Setup of v1:
// digital_loc
module digital_loc(
    input key_a,
    input key_b,
    input key_c,
    input key_d,
    input reset,
	 input clk,
    output [6:0] postion_state,
	 output  [3:0] x,
	 output reg [1:0] Led2,
	 output  [3:0] selector,
	 output reg dot,
	 output S_CLK,
	 output LR_CLK,
	 output M_CLK,
	 output  Sin
    );
	  wire tick;
	 reg [3:0] min2; reg[3:0] min1; reg[2:0] H1; reg [3:0] H2;
	 reg [3:0] A_min2; reg [3:0] A_min1; reg [1:0] A_H1; reg [3:0] A_H2;
	 reg [5:0] sec;
	 ClockDivider twohundredHZ(clk, tick, reset);
	 wire tempa, tempb, tempc, tempd;
	 Debouncing a(key_a,clk,tick,reset,tempa),
					b(key_b,clk,tick,reset,tempb),
					c(key_c,clk,tick,reset,tempc),
					d(key_d,clk,tick,reset,tempd);
	 wire tempAA,tempBB,tempCC,tempDD;
	Rising_Edge_Detector		AA(tempa,clk,tick,reset,tempAA),
									BB(tempb,clk,tick,reset,tempBB),
									CC(tempc,clk,tick,reset,tempCC),
									DD(tempd,clk,tick,reset,tempDD);
integer interal_counter;
reg alarm_sound;
reg [20:0] old_value;
reg condition_alarm;
 reg [3:0] state, nextState;
parameter state_Clock=4'b0001        ,state_Adjust_min2= 4'b0010;
parameter state_Adjust_min1= 4'b0011 ,state_Adjust_H2= 4'b0100;
parameter state_Adjust_H1= 4'b0101   ,state_Adjust_Amin2= 4'b0110;
parameter state_Adjust_Amin1= 4'b0111,state_Adjust_AH2= 4'b1000;
parameter state_Adjust_AH1= 4'b1001  ,state_Pause=4'b1010;
parameter state_Stop_A= 4'b1011      , state_Adjust_X=4'b1111;
assign x = state;
always @(*)
	condition_alarm = (state == state_Adjust_Amin2) || (state == state_Adjust_Amin1) ||
	                  (state == state_Adjust_AH2)   || (state == state_Adjust_AH1);
always @ (*)
if(!tempAA && !tempBB   )
	nextState=state;
else
 case (state)
	state_Clock: begin if(tempAA) nextState = state_Adjust_min2;
  ...
make LEC_CHECK=0 CAP_MARGIN=15 CELL_PAD_IN_SITES_DETAIL_PLACEMENT=1 CELL_PAD_IN_SITES_GLOBAL_PLACEMENT=1 CORE_ASPECT_RATIO=0.84 CORE_MARGIN=2 CORE_UTILIZATION=47 CTS_CLUSTER_DIAMETER=32 GPL_ROUTABILITY_DRIVEN=1 GPL_TIMING_DRIVEN=1 MAX_ROUTING_LAYER=met5 MIN_ROUTING_LAYER=met1 PLACE_DENSITY_LB_ADDON=0.06 SLEW_MARGIN=20 TNS_END_PERCENT=75 finish   # period 7.93 ns
run.sh (not shown) runs the stock make flow with config.mk's settings and CLKGATE_MAP_FILE=.
What v7 does differently from v1 at the input level:
Settings: PLACE_DENSITY_LB_ADDON no longer set, was 0.06; CELL_PAD_IN_SITES_DETAIL_PLACEMENT no longer set, was 1; CAP_MARGIN now 20, was 15; CTS_CLUSTER_DIAMETER no longer set, was 32; CORE_UTILIZATION now 40, was 47; CELL_PAD_IN_SITES_GLOBAL_PLACEMENT no longer set, was 1; MIN_ROUTING_LAYER no longer set, was met1; CORE_ASPECT_RATIO no longer set, was 0.84; TNS_END_PERCENT no longer set, was 75; GPL_ROUTABILITY_DRIVEN no longer set, was 1; MAX_ROUTING_LAYER no longer set, was met5; GPL_TIMING_DRIVEN no longer set, was 1; the clock period (ns, I/O delays scaled along) now 10.0, was 7.93.
| share of the clock period used by the worst path after layout | v7 vs v1 | 10 points lower |. Per the comparison of v7 with v1, combinational cell fraction of total power shows an increase of 0.3 points, global-route wire length before repair shows a reduction of 11 mm.
## Diff of input files: v25 against v7
Settings: changing the clock period (ns, I/O delays scaled along) from 10.0 to 5.3.
Notes after the runs:
- Delta (v25 minus v7): post-layout period usage of the worst path higher; total power higher.
- Reported for v7 and v25, yosys stat chip area turned out identical to the last digit.
- As far as yosys stat cell total goes, v7 and v25 are indistinguishable; the numbers are identical.
- [compare] base=v7 new=v25: multi-input gate share of total cell area ~0 delta, combinational gate area saw little to no change, setup slack of the critical path after layout now sits lower, core utilization barely changed, area growth from synthesis to final layout did not really move.
Changes in v13 relative to v25:
Settings: CORE_UTILIZATION now 72, was 40; ABC_AREA now 1, previously not set; CORE_ASPECT_RATIO now 0.69, previously not set; CTS_CLUSTER_SIZE now 12, previously not set; the clock period (ns, I/O delays scaled along) now 2.97, was 5.3.
### Flow results
| part of the power in the clock network | higher: v25 |
v13 vs v25 on number of cell instances on the worst register-to-register path: v13 is the higher one.
[v13] xor/xnor share of the synthesized area fell 3.9 points relative to v25
Cell type of the slowest stage on the worst timing path = dfrtp_1: v25; cell type of the slowest stage on the worst timing path = dfrtp_2: v13
Against v25, cell-internal power in v13 came out worse.
Power figures rest on the tool's default switching activity, not on a simulated workload.
